File: design/flow/run.sh
#!/bin/bash
# the make line also repeats each setting of config.mk as NAME=value (left out here)
make -C /OpenROAD-flow-scripts/flow DESIGN_CONFIG=/design/flow/config.mk WORK_HOME=/design/flow/orfs CLKGATE_MAP_FILE= finish
File: design/flow/config.mk
export PLATFORM = sky130hd
export DESIGN_NAME = comm_top
export DESIGN_NICKNAME = comm_top
export VERILOG_FILES = /design/flow/design.v
export SDC_FILE = /design/flow/constraint.sdc
export NUM_CORES = 4
export LEC_CHECK = 0
export ABC_AREA = 1
export CAP_MARGIN = 20
export CORE_MARGIN = 2
export CORE_UTILIZATION = 72
export CTS_CLUSTER_DIAMETER = 106
export CTS_CLUSTER_SIZE = 91
export PLACE_DENSITY = 0.38
export SETUP_SLACK_MARGIN = 0.24
export SLEW_MARGIN = 20
File: design/flow/constraint.sdc
create_clock -name core_clock -period 2.84 [get_ports {sys_clk}]
set_input_delay 0.5680 -clock core_clock [delete_from_list [all_inputs] [get_ports {sys_clk}]]
set_output_delay 0.5680 -clock core_clock [all_outputs]
set_load 0.01 [all_outputs]
File: design/flow/design.v
`timescale 1ns / 1ps
module clk_div(
   input wire sys_clk,
   input wire sys_clk_rst,
   output wire gen_clk, 
   output wire ps_clk, 
   output wire fsk_clk, 
   output wire gen_en,
   output wire ps_en,
   output wire fsk_en
);
   parameter fsk_div=5;
   parameter ps_div=fsk_div*16;
   parameter gen_div=ps_div*16;
   reg [$clog2(fsk_div)-1:0] fsk_cnt;
   reg [$clog2(ps_div)-1:0] ps_cnt;
   reg [$clog2(gen_div)-1:0] gen_cnt;
   reg gen_clk_reg;
   reg ps_clk_reg;
   reg fsk_clk_reg;
   assign gen_clk=gen_clk_reg;
   assign ps_clk=ps_clk_reg;
   assign fsk_clk=fsk_clk_reg;
   assign gen_en=~(gen_cnt<gen_div-1) & ~gen_clk_reg;
   assign ps_en=~(ps_cnt<ps_div-1) & ~ps_clk_reg;
   assign fsk_en=~(fsk_cnt<fsk_div-1) & ~fsk_clk_reg;
   always@(posedge sys_clk or posedge sys_clk_rst) begin
     if(sys_clk_rst) begin
       gen_cnt<=32'd0;
       ps_cnt<=32'd0;
       fsk_cnt<=32'd0;
       gen_clk_reg<=1'b0;
       ps_clk_reg<=1'b0;
       fsk_clk_reg<=1'b0;
     end
     else begin
       if(gen_cnt<gen_div-1) begin
         gen_cnt<=gen_cnt+32'd1;
         gen_clk_reg<=gen_clk_reg;
       end
       else begin
         gen_cnt<=32'd0;
         gen_clk_reg<=~gen_clk_reg;
       end
       if(ps_cnt<ps_div-1) begin
         ps_cnt<=ps_cnt+32'd1;
         ps_clk_reg<=ps_clk_reg;
       end
       else begin
         ps_cnt<=32'd0;
         ps_clk_reg<=~ps_clk_reg;
       end
       if(fsk_cnt<fsk_div-1) begin
         fsk_cnt<=fsk_cnt+32'd1;
         fsk_clk_reg<=fsk_clk_reg;
       end
       else begin
         fsk_cnt<=32'd0;
         fsk_clk_reg<=~fsk_clk_reg;
       end
     end
   end
endmodule
`timescale 1ns / 1ps
module sig_gen(
  input wire clk,
  input wire rst,
  input wire en,
  output wire [7:0] data_out
);
  reg [7:0] data_out_reg;
  assign data_out=data_out_reg;
  always@(posedge clk or posedge rst) begin
   if(rst) begin
    data_out_reg<=8'd0;
   end
   else if(en) begin
    data_out_reg<=data_out_reg+8'd1;
   end
  end
endmodule
`timescale 1ns / 1ps
module hamming_encode(
    input wire [7:0] bitstream,
    input wire clk,
    input wire rst,
    input wire en,
    output wire [15:0] hammingcode
);    
    reg [2:0] check1;
    reg [2:0] check2;
    reg [15:0] hammingcode_reg;
    assign hammingcode=hammingcode_reg;
always @(*) begin
    check1[2] <= bitstream[7] ^ bitstream[6] ^ bitstream[5];
    check1[1] <= bitstream[7] ^ bitstream[6] ^ bitstream[4];
    check1[0] <= bitstream[7] ^ bitstream[5] ^ bitstream[4];
    check2[2] <= bitstream[3] ^ bitstream[2] ^ bitstream[1];
    check2[1] <= bitstream[3] ^ bitstream[2] ^ bitstream[0];
    check2[0] <= bitstream[3] ^ bitstream[1] ^ bitstream[0];
end
always @(posedge clk or posedge rst) begin
    if (rst) begin
        hammingcode_reg <= 16'd0;
    end
    else if (en) hammingcode_reg <= {2'b11,bitstream[7:4], check1[2:0], bitstream[3:0], check2[2:0]};
end
endmodule
`timescale 1ns / 1ps
module P2S(
   input wire clk, 
   input wire rst,
   input wire en,
   input wire [15:0] din,
   output reg dout,
   output reg sig_valid
    );
    reg [3:0] cnt;
    always@(posedge clk or posedge rst) begin
      if(rst) begin
        cnt <= 4'd0;
        dout <= 1'b0;
        sig_valid <= 1'b0;
      end
      else if(en) begin
      if(din[15:14]==2'b11) begin
        dout <= din[15-cnt];
        sig_valid<=1'b1;
        if(cnt<=14) cnt <= cnt + 4'd1;
        else cnt <= 4'd0;
       end 
       else sig_valid<=1'b0;
      end
    end
endmodule
`timescale 1ns / 1ps
module fsk_modulate (
    input wire clk,
    input wire rst,
    input wire en,
    input wire bit_in,
    input wire sig_valid,
    output wire wave_out
);
    reg [3:0] cnt;
    reg wave_h, wave_l;
    always @(posedge clk or posedge rst) begin
		if (rst) begin
			cnt <= 4'b0000;
			wave_h <= 0;
			wave_l <= 0;
		end
		else if (en) begin
		 if(sig_valid) begin
			if(cnt == 4'b0111) begin
				wave_h <= ~wave_h;
				wave_l <= ~wave_l;
				cnt <= 4'b0000;
			end
			else if(~(cnt%4)) begin
				wave_h <= ~wave_h;
			end
			cnt <= cnt + 1;
		 end
		 else cnt<=4'b0;
		end
    end
    assign wave_out = bit_in?wave_h:wave_l;
endmodule
`timescale 1ns / 1ps
module fsk_demodulate(
   input wire clk,
   input wire rst,
   input wire en,
   input wire in,
   output reg out
 );
    reg [4:0] zeronum;
    reg [4:0] clknum;
    reg last,outreg;
    always@(posedge clk or posedge rst)
    begin
		if (rst) begin
			last<=0;
			zeronum<=0;
			clknum<=5'b0;
			outreg<=0;
			out<=0;
		end
		else if (en) begin
			clknum<=clknum+1;
			if(in!=last)
			begin
				zeronum<=zeronum+1;
			end
			if(clknum == 3) 
			begin
				if(zeronum > 1)
				begin
					outreg<=1;
				end
				else
				begin
					outreg<=0;
				end
			end 
			if(clknum == 15)
			begin
				clknum<=0;
				zeronum<=0;
				out<=outreg;
			end
			last<=in;
		end
    end
endmodule
`timescale 1ns / 1ps
module S2P(
  input wire clk, 
  input wire rst,
  input wire en,
  input wire din,
  output reg [13:0] hammingcode
    );
    reg [1:0] current;
    reg [1:0] next;
    parameter IDLE = 2'b00;
    parameter START = 2'b01;
    parameter RECEIVE = 2'b11;
    reg [13:0] temp_reg;
    reg current_bit;
    reg [15:0] cnt;
    reg flag; 
    always@(posedge clk or posedge rst) begin
      if(rst) begin
       current <= IDLE;
      end
      else if(en) begin
       current <= next;
      end
    end
    always@(*) begin
     case(current)
      IDLE:
        if(current_bit) next<=START;
        else next<=IDLE;
      START:
        if(current_bit) next<=RECEIVE;
        else next<=IDLE; 
      RECEIVE:begin
        if(cnt<13) begin
         next <= RECEIVE; 
        end
        else begin
         next <= IDLE;
        end
      end
      default:next <= IDLE;
     endcase
    end
    always@(posedge clk or posedge rst) begin
     if(rst) begin
      current_bit <= 1'b0;
      temp_reg <= 14'b0;
      cnt <= 16'd0;
      flag <= 1'b0;
      hammingcode <= 14'b0;
     end
     else if(en) begin
      current_bit<=din;
      case(current)
        IDLE:begin
         flag<=1'b0;
         temp_reg<=14'b0;
        end
        START:begin
         flag<=1'b0;
         temp_reg<=14'b0;
        end
        RECEIVE:begin
         temp_reg[13-cnt]<=current_bit;
         cnt<=cnt+16'd1;
         flag<=1'b0;
         if(cnt==13) begin
          flag<=1'b1;
          cnt<=16'd0;
         end
        end
        default:begin
         flag<=1'b0;
         temp_reg<=14'b0;
        end
      endcase
      if(flag) begin
       hammingcode <= temp_reg;
      end
     end
    end
endmodule
`timescale 1ns / 1ps
module hamming_decode(
    input [13:0] code,
    input clk,
    input rst,
    input en,
    output reg [7:0] bitstream
    );
    reg [2:0] check1;
    reg [2:0] check2;
always @(*) begin
    check1[2] <= code[13] ^ code[12] ^ code[11] ^ code[9];
    check1[1] <= code[13] ^ code[12] ^ code[10] ^ code[8];
    check1[0] <= code[13] ^ code[11] ^ code[10] ^ code[7];
    check2[2] <= code[6] ^ code[5] ^ code[4] ^ code[2];
    check2[1] <= code[6] ^ code[5] ^ code[3] ^ code[1];
    check2[0] <= code[6] ^ code[4] ^ code[3] ^ code[0];
end
always @(posedge clk or posedge rst) begin
     if (rst) begin
       bitstream <= 4'd0;
     end
     else if (en) begin
        case(check1)
            3'b111: bitstream[7:4] <= {~code[13], code[12:10]};
            3'b110: bitstream[7:4] <= {code[13], ~code[12], code[11:10]};
            3'b101: bitstream[7:4] <= {code[13:12], ~code[11], code[10]};
            3'b011: bitstream[7:4] <= {code[13:11], ~code[10]};
            default: bitstream[7:4] <= code[13:10];
        endcase
        case(check2)
            3'b111: bitstream[3:0] <= {~code[6], code[5:3]};
            3'b110: bitstream[3:0] <= {code[6], ~code[5], code[4:3]};
            3'b101: bitstream[3:0] <= {code[6:5], ~code[4], code[3]};
            3'b011: bitstream[3:0] <= {code[6:4], ~code[3]};
            default: bitstream[3:0] <= code[6:3];
        endcase
     end
end
endmodule
`timescale 1ns / 1ps
module Tx_top(
  input wire sys_clk,
  input wire sys_clk_rst,
  input wire rst,
  output wire [7:0] data_out, 
  output wire [15:0] hammingcode,
  output wire fsk_out 
);
  wire gen_clk;
  wire ps_clk;
  wire fsk_clk;
  wire gen_en;
  wire ps_en;
  wire fsk_en;
  clk_div my_clk_div(
   .sys_clk(sys_clk),
   .sys_clk_rst(sys_clk_rst),
   .gen_clk(gen_clk),
   .ps_clk(ps_clk),
   .fsk_clk(fsk_clk),
   .gen_en(gen_en),
   .ps_en(ps_en),
   .fsk_en(fsk_en)
  );
  sig_gen my_sig_gen(
    .clk(sys_clk),
    .en(gen_en),
    .rst(rst),
    .data_out(data_out)
  );
  hamming_encode my_hamming_encode(
    .bitstream(data_out),
    .clk(sys_clk),
    .en(gen_en),
    .rst(rst),
    .hammingcode(hammingcode)
  );
  wire dout;
  wire sig_valid;
  P2S my_P2S(
    .clk(sys_clk),
    .en(ps_en),
    .rst(rst),
    .din(hammingcode),
    .dout(dout),
    .sig_valid(sig_valid)
  );
  fsk_modulate my_fsk_modulate(
    .clk(sys_clk),
    .en(fsk_en),
    .rst(rst),
    .bit_in(dout),
    .sig_valid(sig_valid),
    .wave_out(fsk_out)
  );
endmodule
`timescale 1ns / 1ps
module Rx_top(
  input wire sys_clk,
  input wire sys_clk_rst,
  input wire rst,
  input wire bit_in, 
  output wire [13:0] hammingcode,
  output wire [7:0] sig_out
);
  wire gen_clk;
  wire ps_clk;
  wire fsk_clk;
  wire gen_en;
  wire ps_en;
  wire fsk_en;
  clk_div my_clk_div(
   .sys_clk(sys_clk),
   .sys_clk_rst(sys_clk_rst),
   .gen_clk(gen_clk),
   .ps_clk(ps_clk),
   .fsk_clk(fsk_clk),
   .gen_en(gen_en),
   .ps_en(ps_en),
   .fsk_en(fsk_en)
  );
  wire de_fsk_out;
  fsk_demodulate my_fsk_demodulate(
    .clk(sys_clk),
    .en(fsk_en),
    .rst(rst),
    .in(bit_in),
    .out(de_fsk_out)
  );
  S2P my_S2P(
    .clk(sys_clk),
    .en(ps_en),
    .rst(rst),
    .din(de_fsk_out),
    .hammingcode(hammingcode)
  );
  hamming_decode my_hamming_decode(
    .code(hammingcode),
    .clk(sys_clk),
    .en(gen_en),
    .rst(rst),
    .bitstream(sig_out)
  );
endmodule
`timescale 1ns / 1ps
module comm_top(
  input wire sys_clk,
  input wire sys_clk_rst,
  input wire rst,
  input wire bit_in, 
  output wire bit_out, 
  output wire [7:0] data_trans, 
  output wire [7:0] data_recev 
);
  wire [15:0] en_hamming_code; 
  wire [13:0] de_hamming_code; 
Tx_top my_Tx_top(
  .sys_clk(sys_clk),
  .sys_clk_rst(sys_clk_rst),
  .rst(rst),
  .data_out(data_trans), 
  .hammingcode(en_hamming_code),
  .fsk_out(bit_out) 
);
Rx_top my_Rx_top(
  .sys_clk(sys_clk),
  .sys_clk_rst(sys_clk_rst),
  .rst(rst),
  .bit_in(bit_in), 
  .hammingcode(de_hamming_code),
  .sig_out(data_recev) 
);
endmodule
==> impl_metrics.json, run 1 <==
{
  "outcome": "complete, but fails checks",
  "so.violations": "negative setup slack",
  "flop_cell": "dfrtp_1",
  "cts_tree": "done",
  "fmax_ghz": 0.3206,
  "clk_pin_slew_ps": 60,
  "dieArea_mm2": 0.01244,
  "syn-cell-area_mm2": 0.008328,
  "final-hold-violation-count": 0,
  "h-tree-depth": 4,
  "rows": 39,
  "cpPeakStageDelay_ps": 450,
  "warning_count": 35,
  "area_growth_pct": 21.54,
  "syn-instance-count": 1026,
  "ir_drop_uv": 612.1,
  "power_frac_seq_pct": 46.9,
  "cts_sinks": 153,
  "root_buffer": "clkbuf_16",
  "maxPowerGroup": "clock",
  "via_count": 7438,
  "clk_latency_ps": 430,
  "finalCritPeriodShare_pct": 109.8,
  "crit_path_end": "my_Rx_top.my_S2P.temp_reg[3]",
  "grt_overflow_total": 0,
  "power.total_mw": 4.717,
  "ys_sh_aoi_pct": 9.285,
  "crit_arrival_ps": 3450,
  "top_cell_area_share_pct": 45.67,
  "holdWs_ps": 440.2,
  "holdPathEnd": "my_Tx_top.my_clk_div.fsk_cnt[0]",
  "worstSetupPathType": "reg2reg",
  "final.setup.worst_slack_ps": -279.5,
  "vias_per_cell": 5.757,
  "cp.required_ps": 3170,
  "nFillCells": 564,
  "synth-seq-cells": 153,
  "comb_area_mm2": 0.004076,
  "power_frac_comb_pct": 2.1,
  "syn_avg_cell_area_um2": 8.117,
  "async_reset_ff_share_pct": 100.0,
  "yosys_cells": 1026,
  "nets": 1159,
  "synthTopCellsByArea": "dfrtp_1, nand2_1, inv_1",
  "syn-num-nets": 1049,
  "placed_cell_area_mm2": 0.009224,
  "edf_count": 0,
  "drtIter0Drc": 662,
  "drc_errors": 0,
  "drv_cap": 0,
  "ys_sh_mux_pct": 0.9465,
  "clock_power_mw": 2.41,
  "instances_no_fill": 1292,
  "yosys_warnings": 8,
  "fp_util_pct": 73.25,
  "ys_sh_simple_pct": 27.82,
  "hold_path.class": "reg2reg",
  "seq_power_mw": 2.21,
  "regToRegSetupSlack_ps": -280,
  "startpoint_type": "flop",
  "n_antenna_cell": 0,
  "period_minus_slack_ps": 3119,
  "slew_violations": 0,
  "dieHeight_um": 111.6,
  "critPathMaxFanout": 5,
  "swShare_pct": 20.98,
  "io_buffers": 20,
  "slew_headroom_pct": 63.59,
  "power.switching_mw": 0.9896,
  "leakagePower_nw": 4.966,
  "synthMostInstantiatedCell": "nand2_1",
  "cts_buffer_depth": 2,
  "common_cells": "nand2_1, dfrtp_1, inv_1",
  "crit_path_end_kind": "flop",
  "stdcell_area_mm2": 0.01012,
  "placed_cells": 1242,
  "ant_nets": 0,
  "cp.depth": 25,
  "startpoint": "my_Rx_top.my_S2P.cnt[1]",
  "final.setup.tns_ps": -2939,
  "hold_depth": 1,
  "path_buffers": 3,
  "adder_share_pct": 2.855,
  "fp.dieW_um": 111.6,
  "antenna_found_initial": 0,
  "p_comb_mw": 0.0985,
  "grt_max_degree": 91,
  "fin_skew_ps": 6.087,
  "yosys.area.top_type": "dfrtp_1",
  "crit_path_top_delay_cell": "dfrtp_2",
  "track_usage_pct": 33.67,
  "grt_pass1_wl_um": 34030,
  "pwr-share-clk_pct": 51.0,
  "reg2reg_to": "my_Rx_top.my_S2P.temp_reg[3]",
  "reg2reg_from": "my_Rx_top.my_S2P.cnt[1]",
  "power.density_mw_per_mm2": 466.0,
  "netlist_logic_family_top": "simple AND/OR/NAND/NOR gates",
  "wire_per_inst_um": 15.61,
  "postCtsHoldBufs": 0,
  "min_from": "my_Tx_top.my_clk_div.fsk_cnt[0]",
  "cts_buffers": 17,
  "dpl.hpwl_um": 12270,
  "worst_slew_pin_slew_ps": 542.8,
  "place_congestion": 0.9057,
  "routed_wl_um": 20170,
  "cp_top_family": "simple AND/OR/NAND/NOR gates",
  "internal_power_mw": 3.727,
  "rsz0062_at_grt": "yes",
  "flop_area_mm2": 0.003832,
  "first_global_vias": 7405,
  "reg2reg_depth": 25,
  "synth.distinct_cells": 47,
  "first_pass_iters": 6,
  "ys_sh_xor_pct": 6.115,
  "core-area_mm2": 0.01137,
  "finalSetupViolCount": 14,
  "ys_area_mm2": 0.008328,
  "boundaryPins": 21,
  "ys_seq_share_pct": 45.99,
  "crit_top_cell": "nand2_1"
}
per-layer routing:
metal | vias to the layer above | track usage (%) | part of all wire (%)
met1 | 3567 | 42.21 | 40
met3 | 59 | 7.458 | 5.6
li1 | 3538 | - | -
met2 | 274 | 56.95 | 52
met5 | - | 0 | 0
met4 | 0 | 14.24 | 2.6
repair_timing:
item                                    in CTS  in global routing
endpoints found under the setup margin      16                 29
cloned                                       0                  2
resized                                     14                 22
buffers inserted                            10                  6
pin swaps                                   16                  8
layout make-up:
class,count,share of cell area [%]
multi-input combinational,722,40.27
sequential,153,37.86
timing repair buffer,107,8.665
inverter,133,5.056
clock buffer,23,4.920
tap,143,1.768
clock inverter,9,1.335
timing repair inverter,2,0.1236
metrics by stage:
| stage | utilization [%] | setup WS [ps] |
|---|---|---|
| 2_1_floorplan | - | -109.9 |
| 3_3_place_gp | 81.13 | -178.5 |
| 3_5_place_dp | 81.13 | -236.8 |
| 4_1_cts | 87.81 | -111.7 |
| 5_1_grt | 89.03 | -537.6 |
| 6_report | 89.03 | -279.5 |
==> run 2: changes to the inputs <==
- CTS_CLUSTER_DIAMETER: 106 -> 386
- CTS_CLUSTER_SIZE: 91 -> 18
- PLACE_DENSITY: 0.38 -> 0.36
- SETUP_SLACK_MARGIN: 0.24 -> -0.16
- clock period: 2.84 -> 2.35 ns (I/O delays scaled with it)
==> impl_metrics.json, run 2 <==
{
  "ys_seq_share_pct": 45.99,
  "crit_arrival_ps": 3500,
  "ant_nets": 0,
  "top_cell_area_share_pct": 45.67,
  "placed_cells": 1278,
  "async_reset_ff_share_pct": 100.0,
  "drtIter0Drc": 755,
  "outcome": "complete, but fails checks",
  "ir_drop_uv": 649.3,
  "syn-cell-area_mm2": 0.008328,
  "vias_per_cell": 5.837,
  "dieArea_mm2": 0.01244,
  "root_buffer": "clkbuf_16",
  "wire_per_inst_um": 16.28,
  "regToRegSetupSlack_ps": -840,
  "h-tree-depth": 4,
  "fmax_ghz": 0.3130,
  "finalSetupViolCount": 16,
  "startpoint": "my_Rx_top.my_S2P.cnt[2]",
  "reg2reg_from": "my_Rx_top.my_S2P.cnt[2]",
  "yosys.area.top_type": "dfrtp_1",
  "track_usage_pct": 35.38,
  "dieHeight_um": 111.6,
  "clock_power_mw": 2.75,
  "rows": 39,
  "power.switching_mw": 1.175,
  "crit_path_end": "my_Rx_top.my_S2P.temp_reg[11]",
  "ys_sh_simple_pct": 27.82,
  "period_minus_slack_ps": 3194,
  "grt_pass1_wl_um": 35800,
  "nets": 1190,
  "ys_sh_aoi_pct": 9.285,
  "antenna_found_initial": 0,
  "internal_power_mw": 4.379,
  "drv_cap": 0,
  "synthMostInstantiatedCell": "nand2_1",
  "grt_overflow_total": 0,
  "fp.dieW_um": 111.6,
  "critPathMaxFanout": 6,
  "p_comb_mw": 0.134,
  "syn_avg_cell_area_um2": 8.117,
  "ys_area_mm2": 0.008328,
  "rsz0062_at_grt": "yes",
  "place_ws_ps": -729.9,
  "via_count": 7711,
  "ys_sh_mux_pct": 0.9465,
  "crit_path_end_kind": "flop",
  "path_buffers": 5,
  "syn-num-nets": 1049,
  "cts_tree": "done",
  "swShare_pct": 21.16,
  "crit_path_top_delay_cell": "dfrtp_2",
  "clk_latency_ps": 430,
  "leakagePower_nw": 5.089,
  "flop_cell": "dfrtp_1",
  "place_congestion": 0.9149,
  "yosys_warnings": 8,
  "io_buffers": 20,
  "cts_buffers": 17,
  "seq_power_mw": 2.67,
  "comb_area_mm2": 0.004059,
  "slew_violations": 0,
  "common_cells": "nand2_1, dfrtp_1, inv_1",
  "so.violations": "negative setup slack",
  "synthTopCellsByArea": "dfrtp_1, nand2_1, inv_1",
  "startpoint_type": "flop",
  "syn-instance-count": 1026,
  "power_frac_seq_pct": 48.1,
  "first_pass_iters": 5,
  "crit_top_cell": "nand2_1",
  "reg2reg_to": "my_Rx_top.my_S2P.temp_reg[11]",
  "hold_path.class": "in2async",
  "netlist_logic_family_top": "simple AND/OR/NAND/NOR gates",
  "reg2reg_depth": 27,
  "grt_max_degree": 31,
  "synth-seq-cells": 153,
  "area_growth_pct": 23.83,
  "fin_skew_ps": 6.561,
  "instances_no_fill": 1321,
  "final-hold-violation-count": 0,
  "worst_slew_pin_slew_ps": 592.6,
  "final.setup.worst_slack_ps": -844.4,
  "routed_wl_um": 21510,
  "flop_area_mm2": 0.003832,
  "cp.depth": 27,
  "power.density_mw_per_mm2": 538.5,
  "core-area_mm2": 0.01137,
  "power_frac_comb_pct": 2.4,
  "adder_share_pct": 2.855,
  "slew_headroom_pct": 60.41,
  "ys_sh_xor_pct": 6.115,
  "warning_count": 35,
  "drc_errors": 0,
  "cp_top_family": "simple AND/OR/NAND/NOR gates",
  "worstSetupPathType": "reg2reg",
  "maxPowerGroup": "clock",
  "pwr-share-clk_pct": 49.5,
  "edf_count": 0,
  "fp_util_pct": 73.25,
  "cp.required_ps": 2660,
  "dpl.hpwl_um": 13110,
  "synth.distinct_cells": 47,
  "cpPeakStageDelay_ps": 450,
  "n_antenna_cell": 0,
  "cts_buffer_depth": 2,
  "boundaryPins": 21,
  "yosys_cells": 1026,
  "nFillCells": 523,
  "cts_sinks": 153,
  "first_global_vias": 7683,
  "clk_pin_slew_ps": 60,
  "finalCritPeriodShare_pct": 135.9
}
## run 2: area by class of cell
class | count | share of cell area [%]
repair inverters | 1 | 0.07280
multi-input cells | 722 | 39.36
inverters | 133 | 4.938
repair buffers | 139 | 11.16
well taps | 143 | 1.735
clock buffers | 21 | 4.368
flip-flops and latches | 153 | 37.16
clock inverters | 9 | 1.201
## run 2: routing by layer
layer | wire (um) | track usage (%) | vias to the layer above
met1 | 8813 | 44.77 | 3699
met5 | 0 | 0 | -
met3 | 1261 | 7.022 | 64
met2 | 10820 | 60.98 | 346
li1 | - | - | 3602
met4 | 614 | 13.09 | 0
## run 2: through the flow
step / hold WS [ps] / TNS, ps / instance area [um^2] / total power, mW / utilization (%)
finish: 409.9 / -10970 / 10310 / 5.554 / 90.70
global route: 448.7 / -16390 / 10310 / 5.666 / 90.70
CTS: 423.5 / -10510 / 10210 / 5.547 / 89.82
detailed placement: 427.8 / -9090 / 9532 / 2.852 / 83.83
global placement: 419.8 / -8144 / 9532 / 2.846 / 83.83
floorplan: 403.1 / -7262 / 8379 / 2.801 / -
## run 2: repair_timing
| item | CTS | global route |
|---|---|---|
| endpoints found under the setup margin | 14 | 41 |
| buffers inserted | 8 | 4 |
| hold buffers | 0 | 0 |
| resized | 14 | 18 |
| gates cloned | 0 | 1 |
| hold endpoints to repair | 0 | 0 |
| pin swaps | 21 | 16 |
==> run 3: changes to the inputs <==
- CELL_PAD_IN_SITES_GLOBAL_PLACEMENT: default -> 2
- CORE_MARGIN: 2 -> 8
- CORE_UTILIZATION: 72 -> 37
- CTS_CLUSTER_DIAMETER: 386 -> default
- CTS_CLUSTER_SIZE: 18 -> 84
- GPL_ROUTABILITY_DRIVEN: default -> 1
- GPL_TIMING_DRIVEN: default -> 0
- MIN_ROUTING_LAYER: default -> met2
- PLACE_DENSITY: 0.36 -> default
- PLACE_DENSITY_LB_ADDON: default -> 0.05
- SETUP_SLACK_MARGIN: -0.16 -> 0.96
- TNS_END_PERCENT: default -> 45
- clock period: 2.35 -> 4.13 ns (I/O delays scaled with it)
==> impl_metrics.json, run 3 <==
{
  "outcome": "no timing/DRC/antenna violations",
  "h-tree-depth": 4,
  "dpl.hpwl_um": 13020,
  "grt_pass1_wl_um": 31910,
  "grt_max_degree": 34,
  "via_count": 9378,
  "fmax_ghz": 0.3197,
  "adder_share_pct": 2.855,
  "cts_sinks": 153,
  "worst_slew_pin_slew_ps": 930.6,
  "rows": 55,
  "cp.depth": 23,
  "first_pass_iters": 8,
  "grtUsageMet3_pct": 30.33,
  "swShare_pct": 24.03,
  "synthTopCellsByArea": "dfrtp_1, nand2_1, inv_1",
  "crit_arrival_ps": 3440,
  "drtIter0Drc": 914,
  "rsz0062_at_grt": "yes",
  "synthMostInstantiatedCell": "nand2_1",
  "worstSetupPathType": "reg2reg",
  "holdPathEnd": "my_Rx_top.my_clk_div.fsk_cnt[0]",
  "regToRegSetupSlack_ps": 1000,
  "nFillCells": 2275,
  "path_cells": "ha_4 -> nand2_8 -> nand2_8 -> nor2_4 -> nand2_2 -> nand2_2 -> nand2_2 -> nor2_4 -> nand3_4 -> nor3_2 -> ha_1 -> nor2_1 -> nand2_1 -> nor2_1 -> nand3_1 -> nand2_4 -> nand4_4 -> nor2_4 -> nand3_2 -> nand2_1 -> nand2_1 -> nand2_1 -> nand2_1",
  "core-area_mm2": 0.02237,
  "cts_tree": "done",
  "vias_per_cell": 6.756,
  "min_from": "my_Rx_top.my_clk_div.fsk_cnt[0]",
  "synth.distinct_cells": 47,
  "warning_count": 31,
  "track_usage_pct": 20.93,
  "reg2reg_from": "my_Rx_top.my_S2P.cnt[1]",
  "synth-seq-cells": 153,
  "ys_sh_aoi_pct": 9.285,
  "async_reset_ff_share_pct": 100.0,
  "cp.required_ps": 4440,
  "clk_latency_ps": 430,
  "syn-instance-count": 1026,
  "top_cell_area_share_pct": 45.67,
  "startpoint": "my_Rx_top.my_S2P.cnt[1]",
  "wire_per_inst_um": 13.34,
  "io_buffers": 20,
  "yosys.area.top_type": "dfrtp_1",
  "edf_count": 0,
  "ir_drop_uv": 318.1,
  "period_minus_slack_ps": 3128,
  "reg2reg_depth": 23,
  "boundaryPins": 21,
  "syn-cell-area_mm2": 0.008328,
  "p_comb_mw": 0.0740,
  "ant_nets": 0,
  "first_global_vias": 10230,
  "finalCritPeriodShare_pct": 75.74,
  "power.switching_mw": 0.7679,
  "crit_top_cell": "nand2_1",
  "postCtsHoldBufs": 0,
  "power_frac_comb_pct": 2.3,
  "yosys_warnings": 8,
  "ys_area_mm2": 0.008328,
  "finalSetupViolCount": 0,
  "hold_depth": 1,
  "reg2reg_to": "my_Rx_top.my_S2P.temp_reg[4]",
  "grt_overflow_total": 0,
  "drc_errors": 0,
  "final-hold-violation-count": 0,
  "power.density_mw_per_mm2": 323.3,
  "final.setup.worst_slack_ps": 1002,
  "fin_skew_ps": 11.15,
  "ys_seq_share_pct": 45.99,
  "internal_power_mw": 2.428,
  "grt_use_met2_pct": 23.58,
  "drv_cap": 0,
  "grtUsageMet1_pct": 0,
  "pwr-share-clk_pct": 50.1,
  "dieHeight_um": 166.0,
  "clk_pin_slew_ps": 70,
  "ys_sh_xor_pct": 6.115,
  "cpPeakStageDelay_ps": 450,
  "cts_buffer_depth": 2,
  "fp.dieW_um": 166.0,
  "n_antenna_cell": 0,
  "antenna_found_initial": 0,
  "place_ws_ps": 643.7,
  "crit_path_end": "my_Rx_top.my_S2P.temp_reg[4]",
  "cp_top_family": "simple AND/OR/NAND/NOR gates",
  "slew_violations": 0,
  "startpoint_type": "flop",
  "seq_power_mw": 1.52,
  "ys_sh_mux_pct": 0.9465,
  "crit_path_end_kind": "flop",
  "yosys_cells": 1026,
  "syn-num-nets": 1049,
  "place_congestion": 0.7566,
  "area_growth_pct": 18.70,
  "root_buffer": "clkbuf_16",
  "critPathMaxFanout": 6,
  "netlist_logic_family_top": "simple AND/OR/NAND/NOR gates",
  "syn_avg_cell_area_um2": 8.117,
  "final.setup.tns_ps": 0,
  "crit_path_top_delay_cell": "dfrtp_2",
  "common_cells": "nand2_1, dfrtp_1, inv_1",
  "clock_power_mw": 1.60,
  "grt_busiest_layer": "met3",
  "hold_path.class": "reg2reg",
  "path_buffers": 0,
  "nets": 1113,
  "cts_buffers": 17,
  "maxPowerGroup": "clock",
  "slew_headroom_pct": 37.52,
  "routed_wl_um": 18520,
  "fp_util_pct": 37.24,
  "ys_sh_simple_pct": 27.82,
  "leakagePower_nw": 4.689,
  "dieArea_mm2": 0.02756,
  "flop_cell": "dfrtp_1",
  "power_frac_seq_pct": 47.5
}
## run 3: metal layers
| layer | part of all wire, % | vias up |
|---|---|---|
| met5 | 0 | - |
| met4 | 2.5 | 0 |
| met3 | 41 | 77 |
| met2 | 56 | 2256 |
| met1 | 0 | 3625 |
| li1 | - | 3420 |
## run 3: layout make-up
class | count | area [um^2] | area share [%]
plain buffers | 18 | 80.08 | 0.8100
clock buffers | 19 | 452.9 | 4.582
clock inverters | 13 | 150.1 | 1.519
inverters | 133 | 508.0 | 5.139
multi-input cells | 722 | 4061 | 41.08
flip-flops and latches | 153 | 3835 | 38.79
well taps | 285 | 356.6 | 3.607
repair buffers | 45 | 441.7 | 4.468
## run 3: stage by stage
step | std cells | power, mW | hold slack [ps] | util (%) | cell area, um^2
detailed placement | 1335 | 1.624 | 420.6 | 40.10 | 8969
floorplan | 1026 | 1.594 | 403.1 | - | 8332
CTS | 1383 | 3.237 | 436.7 | 43.75 | 9786
finish | 1388 | 3.196 | 437.4 | 44.20 | 9886
global route | 1388 | 3.329 | 469.2 | 44.20 | 9886
global placement | 1331 | 1.615 | 419.5 | 39.74 | 8889
## run 3: repair_timing
action | in CTS | in global routing
setup endpoints to repair | 14 | 22
gates resized | 21 | 16
setup buffers | 16 | 5
pin swaps | 20 | 15
==> run 4: changes to the inputs <==
- CAP_MARGIN: 20 -> 5
- CELL_PAD_IN_SITES_DETAIL_PLACEMENT: default -> 1
- CORE_MARGIN: 8 -> 2
- CORE_UTILIZATION: 37 -> 26
- CTS_CLUSTER_DIAMETER: default -> 65
- CTS_CLUSTER_SIZE: 84 -> default
- GPL_TIMING_DRIVEN: 0 -> 1
- MAX_ROUTING_LAYER: default -> met5
- MIN_ROUTING_LAYER: met2 -> met1
- PLACE_DENSITY_LB_ADDON: 0.05 -> default
- SETUP_SLACK_MARGIN: 0.96 -> 0.42
- SLEW_MARGIN: 20 -> 35
- TNS_END_PERCENT: 45 -> 65
- clock period: 4.13 -> 5.81 ns (I/O delays scaled with it)
==> impl_metrics.json, run 4 <==
{
  "h-tree-depth": 4,
  "antenna_found_initial": 0,
  "fp.dieW_um": 183.0,
  "holdPathEnd": "my_Tx_top.my_clk_div.fsk_cnt[0]",
  "critPathMaxFanout": 8,
  "worstSetupPathType": "reg2reg",
  "final-hold-violation-count": 0,
  "grt_overflow_total": 0,
  "post_cts_buffers": 0,
  "synth.distinct_cells": 47,
  "track_usage_pct": 12.77,
  "holdWs_ps": 432.6,
  "outcome": "no timing/DRC/antenna violations",
  "syn-num-nets": 1049,
  "yosys.area.top_type": "dfrtp_1",
  "finalCritPeriodShare_pct": 57.62,
  "routed_wl_um": 19660,
  "period_minus_slack_ps": 3348,
  "synthTopCellsByArea": "dfrtp_1, nand2_1, inv_1",
  "grt_pass1_wl_um": 34850,
  "seq_power_mw": 1.08,
  "ys_sh_aoi_pct": 9.285,
  "ys_sh_xor_pct": 6.115,
  "crit_path_end": "my_Rx_top.my_S2P.temp_reg[1]",
  "boundaryPins": 21,
  "n_antenna_cell": 0,
  "drv_cap": 0,
  "edf_count": 0,
  "yosys_cells": 1026,
  "fin_skew_ps": 13.56,
  "synthMostInstantiatedCell": "nand2_1",
  "area_growth_pct": 14.74,
  "nets": 1076,
  "slew_headroom_pct": 51.63,
  "first_pass_iters": 4,
  "p_comb_mw": 0.0487,
  "ys_sh_simple_pct": 27.82,
  "crit_arrival_ps": 3650,
  "cp.required_ps": 6120,
  "async_reset_ff_share_pct": 100.0,
  "ys_sh_mux_pct": 0.9465,
  "dieHeight_um": 183.0,
  "startpoint": "my_Rx_top.my_S2P.cnt[2]",
  "reg2reg_to": "my_Rx_top.my_S2P.temp_reg[1]",
  "yosys_warnings": 8,
  "crit_path_top_delay_cell": "dfrtp_1",
  "grt_max_degree": 73,
  "cp.depth": 23,
  "dpl.hpwl_um": 14410,
  "rows": 65,
  "hold_depth": 1,
  "fp_util_pct": 26.39,
  "vias_per_cell": 4.454,
  "worst_slew_pin_slew_ps": 723.8,
  "path_cells": "ha_1 -> nand2_2 -> nand2_4 -> nor2_4 -> nand2_1 -> nand2_1 -> nand2_1 -> nor2_2 -> nand3_1 -> nor3_1 -> ha_1 -> nor2_1 -> nand2_1 -> nor2_1 -> nand3_1 -> nand2_2 -> nand4_4 -> nor2_4 -> nand3_1 -> nand2_1 -> nand2_1 -> nand2_1 -> nand2_1",
  "power_frac_seq_pct": 49.3,
  "common_cells": "nand2_1, dfrtp_1, inv_1",
  "cts_buffers": 17,
  "syn-cell-area_mm2": 0.008328,
  "flop_cell": "dfrtp_1",
  "clk_pin_slew_ps": 70,
  "core-area_mm2": 0.03156,
  "internal_power_mw": 1.656,
  "syn-instance-count": 1026,
  "netlist_logic_family_top": "simple AND/OR/NAND/NOR gates",
  "hold_path.class": "reg2reg",
  "pwr-share-clk_pct": 48.4,
  "reg2reg_from": "my_Rx_top.my_S2P.cnt[2]",
  "crit_path_end_kind": "flop",
  "swShare_pct": 24.35,
  "top_cell_area_share_pct": 45.67,
  "cts_sinks": 153,
  "power.density_mw_per_mm2": 229.1,
  "ys_area_mm2": 0.008328,
  "ir_drop_uv": 195.0,
  "cts_tree": "done",
  "place_congestion": 0.7181,
  "synth-seq-cells": 153,
  "path_buffers": 0,
  "via_count": 6538,
  "first_global_vias": 6910,
  "postCtsHoldBufs": 0,
  "adder_share_pct": 2.855,
  "ant_nets": 0,
  "drtIter0Drc": 267,
  "leakagePower_nw": 4.493,
  "cpPeakStageDelay_ps": 450,
  "startpoint_type": "flop",
  "clk_latency_ps": 420,
  "wire_per_inst_um": 13.39,
  "slew_violations": 0,
  "cp_top_family": "simple AND/OR/NAND/NOR gates",
  "power.switching_mw": 0.5330,
  "nFillCells": 3760,
  "crit_top_cell": "nand2_1",
  "finalSetupViolCount": 0,
  "root_buffer": "clkbuf_16",
  "rsz0062_at_grt": "no",
  "regToRegSetupSlack_ps": 2460,
  "clock_power_mw": 1.06,
  "syn_avg_cell_area_um2": 8.117,
  "final.setup.tns_ps": 0,
  "dieArea_mm2": 0.03348,
  "cts_buffer_depth": 2,
  "ys_seq_share_pct": 45.99,
  "io_buffers": 20,
  "warning_count": 30,
  "maxPowerGroup": "registers",
  "power_frac_comb_pct": 2.2,
  "fmax_ghz": 0.2987,
  "drc_errors": 0,
  "min_from": "my_Tx_top.my_clk_div.fsk_cnt[0]",
  "cts_resized": 0,
  "reg2reg_depth": 23
}
[run 4: layer usage]
metal	vias up	track usage, %	wire length (um)
met4	0	2.304	109
met5	-	0	0
li1	3361	-	-
met2	36	20.36	8871
met3	5	2.442	324
met1	3136	18.18	10350
[run 4: layout make-up]
class | instances | area, um^2 | area share [%]
multi-input cells | 722 | 3916 | 40.98
inverters | 133 | 506.7 | 5.303
clock buffers | 19 | 442.9 | 4.635
clock inverters | 13 | 111.4 | 1.165
repair buffers | 26 | 245.2 | 2.566
well taps | 402 | 503.0 | 5.264
flip-flops and latches | 153 | 3830 | 40.08
[run 4: stage by stage]
step | power [mW] | utilization (%) | area [um^2] | cells | setup slack, ps
2_1_floorplan | 1.133 | - | 8328 | 1026 | 1889
3_3_place_gp | 1.151 | 28.52 | 8999 | 1436 | 2468
3_5_place_dp | 1.152 | 28.53 | 9001 | 1436 | 2416
4_1_cts | 2.242 | 30.28 | 9555 | 1468 | 2414
5_1_grt | 2.291 | 30.28 | 9555 | 1468 | 1907
6_report | 2.189 | 30.28 | 9555 | 1468 | 2462
==> run 5: changes to the inputs <==
- ABC_AREA: 1 -> default
- CAP_MARGIN: 5 -> 35
- CELL_PAD_IN_SITES_DETAIL_PLACEMENT: 1 -> default
- CELL_PAD_IN_SITES_GLOBAL_PLACEMENT: 2 -> 3
- CORE_UTILIZATION: 26 -> 44
- CTS_CLUSTER_DIAMETER: 65 -> default
- GPL_ROUTABILITY_DRIVEN: 1 -> default
- GPL_TIMING_DRIVEN: 1 -> default
- MAX_ROUTING_LAYER: met5 -> default
- MIN_ROUTING_LAYER: met1 -> met2
- SETUP_SLACK_MARGIN: 0.42 -> default
- SLEW_MARGIN: 35 -> 25
- TNS_END_PERCENT: 65 -> default
- clock period: 5.81 -> 3.75 ns (I/O delays scaled with it)
==> impl_metrics.json, run 5 <==
{
  "outcome": "complete, but fails checks",
  "so.violations": "design-rule violations",
  "swShare_pct": 24.68,
  "worstSetupPathType": "reg2reg",
  "flop_cell": "dfrtp_1",
  "reg2reg_depth": 14,
  "wire_per_inst_um": 15.27,
  "holdPathEnd": "my_Tx_top.my_clk_div.fsk_cnt[0]",
  "nFillCells": 1654,
  "final.setup.worst_slack_ps": 246.8,
  "startpoint_type": "flop",
  "min_from": "my_Tx_top.my_clk_div.fsk_cnt[0]",
  "seq_power_mw": 1.69,
  "power.switching_mw": 0.8477,
  "cts_tree": "done",
  "clk_pin_slew_ps": 70,
  "first_pass_iters": 47,
  "crit_path_end_kind": "flop",
  "fp.dieW_um": 139.0,
  "dpl.hpwl_um": 11100,
  "drc_errors": 2,
  "power.total_mw": 3.435,
  "cts_buffer_depth": 2,
  "track_usage_pct": 25.65,
  "cp.required_ps": 4050,
  "boundaryPins": 21,
  "synth.distinct_cells": 61,
  "period_minus_slack_ps": 3503,
  "routed_wl_um": 16360,
  "syn-cell-area_mm2": 0.008021,
  "antenna_found_initial": 0,
  "yosys_cells": 808,
  "clock_power_mw": 1.67,
  "async_reset_ff_share_pct": 100.0,
  "root_buffer": "clkbuf_16",
  "reg2reg_from": "my_Rx_top.my_S2P.cnt[1]",
  "power_frac_seq_pct": 49.1,
  "final-hold-violation-count": 0,
  "syn-instance-count": 808,
  "ys_area_mm2": 0.008021,
  "final.setup.tns_ps": 0,
  "via_count": 7971,
  "worst_slew_pin_slew_ps": 838.6,
  "maxPowerGroup": "registers",
  "path_cells": "ha_1 -> a2111oi_4 -> buf_4 -> nand3_2 -> nor4b_2 -> o2111ai_1 -> nor3_1 -> ha_1 -> nand2b_1 -> a2111oi_4 -> buf_4 -> nor2_1 -> o211ai_1 -> o211ai_1",
  "crit_arrival_ps": 3800,
  "path_buffers": 2,
  "finalCritPeriodShare_pct": 93.42,
  "vias_per_cell": 7.443,
  "drv_cap": 0,
  "power.density_mw_per_mm2": 376.8,
  "crit_path_top_delay_cell": "dfrtp_1",
  "clk_latency_ps": 430,
  "reg2reg_to": "my_Rx_top.my_S2P.temp_reg[6]",
  "ir_drop_uv": 307.1,
  "yosys_warnings": 8,
  "fmax_ghz": 0.2854,
  "synth-seq-cells": 153,
  "nets": 852,
  "warning_count": 32,
  "placed_cells": 1037,
  "grt_pass1_wl_um": 27150,
  "dieArea_mm2": 0.01933,
  "regToRegSetupSlack_ps": 250,
  "core-area_mm2": 0.01790,
  "syn_avg_cell_area_um2": 9.928,
  "cpPeakStageDelay_ps": 420,
  "cp.depth": 14,
  "crit_path_end": "my_Rx_top.my_S2P.temp_reg[6]",
  "internal_power_mw": 2.587,
  "netlist_logic_family_top": "simple AND/OR/NAND/NOR gates",
  "fin_skew_ps": 8.894,
  "slew_headroom_pct": 43.98,
  "ys_sh_mux_pct": 4.290,
  "pwr-share-clk_pct": 48.5,
  "h-tree-depth": 4,
  "first_global_vias": 8533,
  "ys_seq_share_pct": 47.75,
  "common_cells": "dfrtp_1, nand2_1, nor2_1",
  "io_buffers": 20,
  "grt_overflow_total": 0,
  "instances_no_fill": 1071,
  "hold_depth": 1,
  "area_growth_pct": 13.66,
  "p_comb_mw": 0.0827,
  "slew_violations": 0,
  "n_antenna_cell": 0,
  "ys_sh_simple_pct": 20.82,
  "dieHeight_um": 139.0,
  "grt_max_degree": 58,
  "yosys.area.top_type": "dfrtp_1",
  "ys_sh_xor_pct": 11.90,
  "hold_path.class": "reg2reg",
  "finalSetupViolCount": 0,
  "ys_sh_aoi_pct": 9.297,
  "rows": 49,
  "critPathMaxFanout": 8,
  "rsz0062_at_grt": "no",
  "synthTopCellsByArea": "dfrtp_1, xnor2_1, nand2_1",
  "syn-num-nets": 831,
  "edf_count": 0,
  "power_frac_comb_pct": 2.4,
  "ant_nets": 0,
  "startpoint": "my_Rx_top.my_S2P.cnt[1]",
  "leakagePower_nw": 4.097,
  "fp_util_pct": 44.81,
  "cts_buffers": 17,
  "place_ws_ps": 91.97,
  "synthMostInstantiatedCell": "dfrtp_1",
  "cts_sinks": 153,
  "adder_share_pct": 2.964,
  "place_congestion": 0.7892,
  "cp_top_family": "simple AND/OR/NAND/NOR gates",
  "top_cell_area_share_pct": 47.42,
  "drtIter0Drc": 821
}
==> run 5: timing repair <==
item | 4_1_cts | 5_1_grt
hold buffers | 0 | 0
endpoints found under the setup margin | 0 | 14
setup buffers | 0 | 1
resized | 0 | 3
==> run 5: layout make-up <==
type,instances,area (um^2),share of cell area (%)
Tap cell,229,286.5,3.143
Clock inverter,14,131.4,1.441
Inverter,14,55.05,0.6038
Clock buffer,18,439.2,4.817
Sequential cell,153,3830,42.01
Timing Repair Buffer,44,417.9,4.584
Multi-Input combinational cell,599,3958,43.41
==> run 5: layer usage <==
layer | vias to the layer above | track usage [%] | part of all wire (%)
met5 | - | 0.7519 | 0
li1 | 2807 | - | -
met2 | 2027 | 30.57 | 57
met1 | 3012 | - | 0
met3 | 125 | 35.57 | 40
met4 | 0 | 5.582 | 3.7
==> run 5: per-stage QoR <==
stage               instance area, um^2  utilization (%)  hold slack [ps]
floorplan                          8021                -            403.1
global placement                   8494            47.45            413.5
detailed placement                 8514            47.56            422.8
CTS                                9085            50.75            433.8
global route                       9117            50.93            453.8
finish                             9117            50.93            427.5
==> run 6: changes to the inputs <==
- ABC_AREA: default -> 1
- CELL_PAD_IN_SITES_DETAIL_PLACEMENT: default -> 0
- CELL_PAD_IN_SITES_GLOBAL_PLACEMENT: 3 -> default
- CORE_UTILIZATION: 44 -> 72
- CTS_CLUSTER_DIAMETER: default -> 385
- CTS_CLUSTER_SIZE: default -> 17
- GPL_TIMING_DRIVEN: default -> 1
- HOLD_SLACK_MARGIN: default -> 0.3
- MAX_ROUTING_LAYER: default -> met4
- MIN_ROUTING_LAYER: met2 -> met1
- PLACE_DENSITY_LB_ADDON: default -> 0.01
- SETUP_SLACK_MARGIN: default -> 0.02
- SLEW_MARGIN: 25 -> 5
- TNS_END_PERCENT: default -> 80
- clock period: 3.75 -> 2.77 ns (I/O delays scaled with it)
==> impl_metrics.json, run 6 <==
{
  "outcome": "complete, but fails checks",
  "so.violations": "negative setup slack",
  "reg2reg_from": "my_Rx_top.my_S2P.cnt[1]",
  "path_buffers": 1,
  "yosys_cells": 1026,
  "ant_nets": 0,
  "cp_top_family": "simple AND/OR/NAND/NOR gates",
  "first_pass_iters": 5,
  "synthTopCellsByArea": "dfrtp_1, nand2_1, inv_1",
  "yosys_warnings": 8,
  "drtIter0Drc": 695,
  "slew_violations": 0,
  "power_frac_comb_pct": 2.1,
  "drc_errors": 0,
  "ys_sh_mux_pct": 0.9465,
  "instances_no_fill": 1292,
  "regToRegSetupSlack_ps": -450,
  "syn-cell-area_mm2": 0.008328,
  "clk_latency_ps": 420,
  "vias_per_cell": 5.711,
  "cts_buffer_depth": 2,
  "nets": 1159,
  "wire_per_inst_um": 15.26,
  "syn_avg_cell_area_um2": 8.117,
  "yosys.area.top_type": "dfrtp_1",
  "fin_skew_ps": 7.820,
  "rsz0062_at_grt": "yes",
  "final.setup.tns_ps": -4708,
  "startpoint_type": "flop",
  "final-hold-violation-count": 0,
  "place_ws_ps": -342.9,
  "routed_wl_um": 19720,
  "p_comb_mw": 0.0988,
  "async_reset_ff_share_pct": 100.0,
  "cpPeakStageDelay_ps": 450,
  "worstSetupPathType": "reg2reg",
  "power.switching_mw": 0.9786,
  "rows": 39,
  "dieArea_mm2": 0.01244,
  "track_usage_pct": 33.31,
  "fp_util_pct": 73.25,
  "cp.depth": 24,
  "internal_power_mw": 3.775,
  "dieHeight_um": 111.6,
  "core-area_mm2": 0.01137,
  "flop_cell": "dfrtp_1",
  "holdPathEnd": "my_Tx_top.my_clk_div.fsk_cnt[0]",
  "top_cell_area_share_pct": 45.67,
  "dpl.hpwl_um": 11950,
  "hold_path.class": "reg2reg",
  "crit_arrival_ps": 3530,
  "netlist_logic_family_top": "simple AND/OR/NAND/NOR gates",
  "io_buffers": 20,
  "final.setup.worst_slack_ps": -449.5,
  "grt_max_degree": 106,
  "first_global_vias": 7176,
  "warning_count": 35,
  "synthMostInstantiatedCell": "nand2_1",
  "syn-num-nets": 1049,
  "crit_path_end": "my_Rx_top.my_S2P.temp_reg[3]",
  "synth.distinct_cells": 47,
  "boundaryPins": 21,
  "drv_cap": 0,
  "ys_sh_xor_pct": 6.115,
  "power.total_mw": 4.753,
  "reg2reg_depth": 24,
  "startpoint": "my_Rx_top.my_S2P.cnt[1]",
  "crit_path_top_delay_cell": "dfrtp_2",
  "finalCritPeriodShare_pct": 116.2,
  "ys_sh_aoi_pct": 9.285,
  "ys_seq_share_pct": 45.99,
  "fmax_ghz": 0.3106,
  "syn-instance-count": 1026,
  "root_buffer": "clkbuf_16",
  "power.density_mw_per_mm2": 469.5,
  "ys_area_mm2": 0.008328,
  "synth-seq-cells": 153,
  "seq_power_mw": 2.27,
  "leakagePower_nw": 4.962,
  "power_frac_seq_pct": 47.7,
  "place_congestion": 0.9408,
  "crit_path_end_kind": "flop",
  "cts_buffers": 17,
  "grt_pass1_wl_um": 32600,
  "common_cells": "nand2_1, dfrtp_1, inv_1",
  "slew_headroom_pct": 61.14,
  "period_minus_slack_ps": 3220,
  "pwr-share-clk_pct": 50.2,
  "adder_share_pct": 2.855,
  "clock_power_mw": 2.39,
  "grt_overflow_total": 0,
  "worst_slew_pin_slew_ps": 582.9,
  "fp.dieW_um": 111.6,
  "cp.required_ps": 3080,
  "finalSetupViolCount": 14,
  "swShare_pct": 20.59,
  "maxPowerGroup": "clock",
  "clk_pin_slew_ps": 60,
  "reg2reg_to": "my_Rx_top.my_S2P.temp_reg[3]",
  "ir_drop_uv": 595.0,
  "hold_depth": 1,
  "critPathMaxFanout": 5,
  "via_count": 7378,
  "edf_count": 0,
  "path_cells": "ha_4 -> nand2_4 -> buf_6 -> nand2_4 -> nor2_4 -> nand2_2 -> nor2_4 -> nand2_4 -> nor2_4 -> nand3_2 -> nor3_2 -> ha_1 -> nor2_2 -> nand2_1 -> nor2_1 -> nand3_1 -> nand2_2 -> nand4_4 -> nor2_4 -> nand3_2 -> nand2_2 -> nand2_1 -> nand2_1 -> nand2_1",
  "min_from": "my_Tx_top.my_clk_div.fsk_cnt[0]",
  "antenna_found_initial": 0,
  "cts_tree": "done",
  "ys_sh_simple_pct": 27.82,
  "cts_sinks": 153,
  "h-tree-depth": 4,
  "placed_cells": 1253,
  "area_growth_pct": 21.57,
  "n_antenna_cell": 0
}
-- run 6: layer usage --
metal	vias up	track usage (%)	part of all wire, %
li1	3530	-	-
met1	3451	41.13	42
met2	305	53.82	48
met3	92	6.968	5.8
met4	0	14.32	4.1
met5	-	-	0
-- run 6: layout make-up --
| cell class | instances | area, um^2 |
|---|---|---|
| Clock buffer | 26 | 489.2 |
| Sequential cell | 153 | 3832 |
| Tap cell | 143 | 178.9 |
| Timing Repair Buffer | 109 | 903.4 |
| Inverter | 133 | 508.0 |
| Clock inverter | 6 | 111.4 |
| Multi-Input combinational cell | 722 | 4101 |
| Fill cell | 555 | 1245 |
-- run 6: timing repair --
action,in CTS,in global routing
gates cloned,0,0
pin swaps,9,9
endpoints found under the setup margin,14,17
buffers inserted,3,4
resized,26,27
hold buffers,0,0
-- run 6: metrics by stage --
step	hold slack [ps]	utilization (%)	area [um^2]
after floorplan	403.1	-	8332
after global placement	416.2	81.44	9259
after CTS	435.9	87.92	9996
final	430.0	89.05	10120
after global routing	459.3	89.05	10120
after detailed placement	427.3	81.44	9259
==> run 7: changes to the inputs <==
- CAP_MARGIN: 35 -> 5
- CTS_CLUSTER_DIAMETER: 385 -> default
- HOLD_SLACK_MARGIN: 0.3 -> default
- SETUP_SLACK_MARGIN: 0.02 -> -0.03
- SLEW_MARGIN: 5 -> 35
- TNS_END_PERCENT: 80 -> 65
- clock period: 2.77 -> 2.37 ns (I/O delays scaled with it)
==> impl_metrics.json, run 7 <==
{
  "nFillCells": 442,
  "final-hold-violation-count": 0,
  "ys_area_mm2": 0.008328,
  "grt_pass1_wl_um": 34730,
  "ant_nets": 0,
  "cp.required_ps": 2690,
  "antenna_found_initial": 0,
  "cp.depth": 24,
  "syn-cell-area_mm2": 0.008328,
  "track_usage_pct": 35.45,
  "synthTopCellsByArea": "dfrtp_1, nand2_1, inv_1",
  "crit_arrival_ps": 3590,
  "finalSetupViolCount": 16,
  "power.switching_mw": 1.149,
  "crit_path_end_kind": "flop",
  "warning_count": 33,
  "reg2reg_to": "my_Rx_top.my_S2P.temp_reg[4]",
  "synth.distinct_cells": 47,
  "ys_sh_xor_pct": 6.115,
  "slew_headroom_pct": 59.69,
  "ys_sh_simple_pct": 27.82,
  "cpPeakStageDelay_ps": 440,
  "cp_top_family": "simple AND/OR/NAND/NOR gates",
  "postCtsHoldBufs": 0,
  "placed_cells": 1277,
  "drtIter0Drc": 1059,
  "rsz0062_at_grt": "yes",
  "cts_buffers": 17,
  "syn-num-nets": 1049,
  "power.total_mw": 5.249,
  "startpoint": "my_Rx_top.my_S2P.cnt[2]",
  "via_count": 7859,
  "maxPowerGroup": "registers",
  "dpl.hpwl_um": 12680,
  "wire_per_inst_um": 17.12,
  "comb_area_mm2": 0.004163,
  "grt_max_degree": 73,
  "pwr-share-clk_pct": 47.3,
  "finalCritPeriodShare_pct": 138.0,
  "ys_sh_mux_pct": 0.9465,
  "ys_sh_aoi_pct": 9.285,
  "first_global_vias": 7472,
  "power.density_mw_per_mm2": 502.5,
  "worstSetupPathType": "reg2reg",
  "netlist_logic_family_top": "simple AND/OR/NAND/NOR gates",
  "internal_power_mw": 4.100,
  "leakagePower_nw": 5.147,
  "grt_use_met2_pct": 57.85,
  "path_cells": "buf_4 -> nand2_1 -> nor2_1 -> nor2_1 -> nand2_1 -> nand2_1 -> nand2_1 -> nor2_2 -> nand3_2 -> nor3_2 -> ha_1 -> nor2_1 -> nand2_1 -> nor2_1 -> nand3_1 -> nand2_2 -> nand4_4 -> nor2_4 -> buf_6 -> nand3_2 -> nand2_1 -> nand2_1 -> nand2_1 -> nand2_1",
  "regToRegSetupSlack_ps": -900,
  "crit_path_top_delay_cell": "dfrtp_2",
  "h-tree-depth": 4,
  "grt_busiest_layer": "met2",
  "boundaryPins": 21,
  "root_buffer": "clkbuf_16",
  "yosys.area.top_type": "dfrtp_1",
  "async_reset_ff_share_pct": 100.0,
  "syn-instance-count": 1026,
  "ir_drop_uv": 857.4,
  "grtUsageMet3_pct": 6.369,
  "period_minus_slack_ps": 3270,
  "fp.dieW_um": 111.6,
  "path_buffers": 2,
  "power_frac_seq_pct": 50.5,
  "top_cell_area_share_pct": 45.67,
  "yosys_cells": 1026,
  "instances_no_fill": 1332,
  "worst_slew_pin_slew_ps": 603.3,
  "so.violations": "negative setup slack",
  "hold_path.class": "in2async",
  "clock_power_mw": 2.48,
  "drv_cap": 0,
  "outcome": "complete, but fails checks",
  "placed_cell_area_mm2": 0.009439,
  "place_congestion": 0.9096,
  "clk_pin_slew_ps": 60,
  "startpoint_type": "flop",
  "stdcell_area_mm2": 0.01045,
  "crit_path_end": "my_Rx_top.my_S2P.temp_reg[4]",
  "swShare_pct": 21.89,
  "vias_per_cell": 5.900,
  "dieArea_mm2": 0.01244,
  "cts_tree": "done",
  "p_comb_mw": 0.119,
  "routed_wl_um": 22810,
  "io_buffers": 20,
  "cts_sinks": 153,
  "flop_cell": "dfrtp_1",
  "crit_top_cell": "nand2_1",
  "core-area_mm2": 0.01137,
  "fmax_ghz": 0.3058,
  "rows": 39,
  "reg2reg_depth": 24,
  "drc_errors": 0,
  "seq_power_mw": 2.65,
  "final.setup.worst_slack_ps": -900.1,
  "edf_count": 0,
  "clk_latency_ps": 430,
  "area_growth_pct": 25.44,
  "grtUsageMet1_pct": 44.08,
  "adder_share_pct": 2.855,
  "grt_overflow_total": 0,
  "power_frac_comb_pct": 2.3,
  "fp_util_pct": 73.25,
  "dieHeight_um": 111.6,
  "first_pass_iters": 9,
  "yosys_warnings": 8,
  "ys_seq_share_pct": 45.99,
  "common_cells": "nand2_1, dfrtp_1, inv_1",
  "reg2reg_from": "my_Rx_top.my_S2P.cnt[2]",
  "critPathMaxFanout": 5,
  "syn_avg_cell_area_um2": 8.117,
  "fin_skew_ps": 7.073,
  "synth-seq-cells": 153,
  "n_antenna_cell": 0,
  "slew_violations": 0,
  "cts_buffer_depth": 2,
  "flop_area_mm2": 0.003832,
  "nets": 1201,
  "synthMostInstantiatedCell": "nand2_1"
}
run 7: final cells by class:
class / instances / share of cell area, %
clock inverter: 7 / 0.4192
multi-input combinational: 722 / 39.85
timing repair inverter: 3 / 0.2156
timing repair buffer: 148 / 11.57
inverter: 133 / 4.875
sequential: 153 / 36.69
tap: 143 / 1.713
clock buffer: 23 / 4.671
run 7: repair_timing:
action / CTS / global route
gates cloned: 0 / 3
endpoints found under the setup margin: 21 / 46
gates resized: 30 / 45
buffers inserted: 8 / 14
pin swaps: 22 / 22
run 7: metal layers:
metal  part of all wire, %  routed length (um)
met5                     0                   0
met4                   5.0                1133
met3                   6.7                1531
met2                    49               11130
met1                    40                9013
run 7: through the flow:
step / TNS [ps] / hold slack, ps / setup slack [ps] / util [%]
after floorplan: -8066 / 403.1 / -629.2 / -
after global placement: -8012 / 417.0 / -623.1 / 83.02
after detailed placement: -9163 / 422.1 / -711.9 / 83.02
after CTS: -9212 / 329.0 / -690.5 / 89.36
after global routing: -14110 / 349.7 / -1091 / 91.88
final: -10840 / 333.2 / -900.1 / 91.88
==> run 8: changes to the inputs <==
- CAP_MARGIN: 5 -> 20
- CELL_PAD_IN_SITES_DETAIL_PLACEMENT: 0 -> default
- CORE_UTILIZATION: 72 -> 64
- CTS_CLUSTER_DIAMETER: default -> 189
- CTS_CLUSTER_SIZE: 17 -> 96
- GPL_TIMING_DRIVEN: 1 -> default
- MAX_ROUTING_LAYER: met4 -> default
- MIN_ROUTING_LAYER: met1 -> default
- PLACE_DENSITY_LB_ADDON: 0.01 -> default
- SETUP_SLACK_MARGIN: -0.03 -> default
- SLEW_MARGIN: 35 -> 20
- TNS_END_PERCENT: 65 -> 10
- clock period: 2.37 -> 5.41 ns (I/O delays scaled with it)
==> impl_metrics.json, run 8 <==
{
  "post_cts_buffers": 0,
  "adder_share_pct": 2.855,
  "startpoint_type": "flop",
  "reg2reg_to": "my_Rx_top.my_S2P.temp_reg[9]",
  "ys_seq_share_pct": 45.99,
  "wire_per_inst_um": 13.10,
  "postCtsHoldBufs": 0,
  "async_reset_ff_share_pct": 100.0,
  "final-hold-violation-count": 0,
  "place_congestion": 0.8669,
  "drtIter0Drc": 433,
  "wl_met3_um": 579,
  "power_frac_seq_pct": 49.3,
  "placed_cells": 1204,
  "grt_pass1_wl_um": 28970,
  "boundaryPins": 21,
  "grt_overflow_total": 0,
  "leakagePower_nw": 4.502,
  "ys_area_mm2": 0.008328,
  "syn-num-nets": 1049,
  "cp_top_family": "simple AND/OR/NAND/NOR gates",
  "first_global_vias": 6309,
  "cts_buffer_depth": 2,
  "fp_util_pct": 65.73,
  "ant_nets": 0,
  "drv_cap": 0,
  "holdPathEnd": "my_Tx_top.my_clk_div.fsk_cnt[0]",
  "place_ws_ps": 2110,
  "rsz0062_at_grt": "no",
  "dieArea_mm2": 0.01394,
  "final.setup.worst_slack_ps": 2004,
  "cpPeakStageDelay_ps": 450,
  "finalSetupViolCount": 0,
  "synth.distinct_cells": 47,
  "synthMostInstantiatedCell": "nand2_1",
  "yosys_warnings": 8,
  "grt_max_degree": 74,
  "hold_path.class": "reg2reg",
  "crit_path_end": "my_Rx_top.my_S2P.temp_reg[9]",
  "regToRegSetupSlack_ps": 2000,
  "first_pass_iters": 5,
  "crit_top_cell": "nand2_1",
  "flop_cell": "dfrtp_1",
  "power.density_mw_per_mm2": 254.0,
  "h-tree-depth": 4,
  "track_usage_pct": 25.20,
  "power_frac_comb_pct": 2.1,
  "dieHeight_um": 118.1,
  "ir_drop_uv": 263.9,
  "clk_latency_ps": 420,
  "startpoint": "my_Rx_top.my_S2P.cnt[2]",
  "worst_slew_pin_slew_ps": 968.7,
  "routed_wl_um": 16190,
  "yosys.area.top_type": "dfrtp_1",
  "area_growth_pct": 11.21,
  "pwr-share-clk_pct": 48.6,
  "drc_errors": 0,
  "instances_no_fill": 1236,
  "final.setup.tns_ps": 0,
  "ys_sh_mux_pct": 0.9465,
  "ys_sh_simple_pct": 27.82,
  "common_cells": "nand2_1, dfrtp_1, inv_1",
  "swShare_pct": 20.58,
  "ys_sh_aoi_pct": 9.285,
  "root_buffer": "clkbuf_16",
  "cp.required_ps": 5710,
  "finalCritPeriodShare_pct": 62.96,
  "period_minus_slack_ps": 3406,
  "fp.dieW_um": 118.1,
  "warning_count": 32,
  "slew_violations": 0,
  "clk_pin_slew_ps": 60,
  "wl_met2_um": 7637,
  "power.switching_mw": 0.4841,
  "slew_headroom_pct": 35.42,
  "nets": 1074,
  "antenna_found_initial": 0,
  "min_from": "my_Tx_top.my_clk_div.fsk_cnt[0]",
  "syn-instance-count": 1026,
  "dpl.hpwl_um": 11130,
  "netlist_logic_family_top": "simple AND/OR/NAND/NOR gates",
  "p_comb_mw": 0.0484,
  "core-area_mm2": 0.01267,
  "path_buffers": 0,
  "worstSetupPathType": "reg2reg",
  "cts_sinks": 153,
  "cts_buffers": 17,
  "cts_tree": "done",
  "wl_met1_um": 7755,
  "vias_per_cell": 5.321,
  "rows": 41,
  "yosys_cells": 1026,
  "via_count": 6577,
  "fin_skew_ps": 6.633,
  "clock_power_mw": 1.14,
  "reg2reg_depth": 23,
  "outcome": "no timing/DRC/antenna violations",
  "syn_avg_cell_area_um2": 8.117,
  "n_antenna_cell": 0,
  "cp.depth": 23,
  "internal_power_mw": 1.868,
  "syn-cell-area_mm2": 0.008328,
  "crit_arrival_ps": 3710,
  "edf_count": 0,
  "seq_power_mw": 1.16,
  "io_buffers": 20,
  "crit_path_top_delay_cell": "dfrtp_1",
  "fmax_ghz": 0.2936,
  "highest_layer": "met4",
  "synth-seq-cells": 153,
  "ys_sh_xor_pct": 6.115,
  "cts_resized": 0,
  "synthTopCellsByArea": "dfrtp_1, nand2_1, inv_1",
  "reg2reg_from": "my_Rx_top.my_S2P.cnt[2]",
  "maxPowerGroup": "registers",
  "hold_depth": 1,
  "critPathMaxFanout": 8,
  "path_cells": "ha_1 -> nand2_2 -> nand2_4 -> nor2_4 -> nand2_1 -> nand2_1 -> nand2_1 -> nor2_2 -> nand3_1 -> nor3_1 -> ha_1 -> nor2_1 -> nand2_1 -> nor2_1 -> nand3_1 -> nand2_2 -> nand4_4 -> nor2_4 -> nand3_1 -> nand2_1 -> nand2_1 -> nand2_1 -> nand2_1",
  "crit_path_end_kind": "flop",
  "top_cell_area_share_pct": 45.67
}
## run 8: cell type report
type	instances	area, um^2
multi-input cells	722	3916
flip-flops and latches	153	3830
fillers	1038	3410
inverters	133	504.2
clock buffers	24	471.7
repair buffers	24	230.2
well taps	172	215.2
clock inverters	8	93.84
## run 8: routing by layer
layer	GRT usage, %	vias up
met2	39.85	125
met1	35.21	3056
met5	0	-
met3	5.184	19
li1	-	3377
met4	7.681	0
## run 8: stage by stage
step / utilization (%) / instance area (um^2) / hold slack (ps) / total power, mW
3_5_place_dp: 68.63 / 8696 / 420.5 / 1.231
2_1_floorplan: - / 8328 / 403.1 / 1.217
5_1_grt: 73.09 / 9261 / 461.5 / 2.423
6_report: 73.09 / 9261 / 440.5 / 2.352
4_1_cts: 73.09 / 9261 / 440.1 / 2.373
3_3_place_gp: 68.63 / 8696 / 417.3 / 1.231
Power and IR drop assume default switching activity.
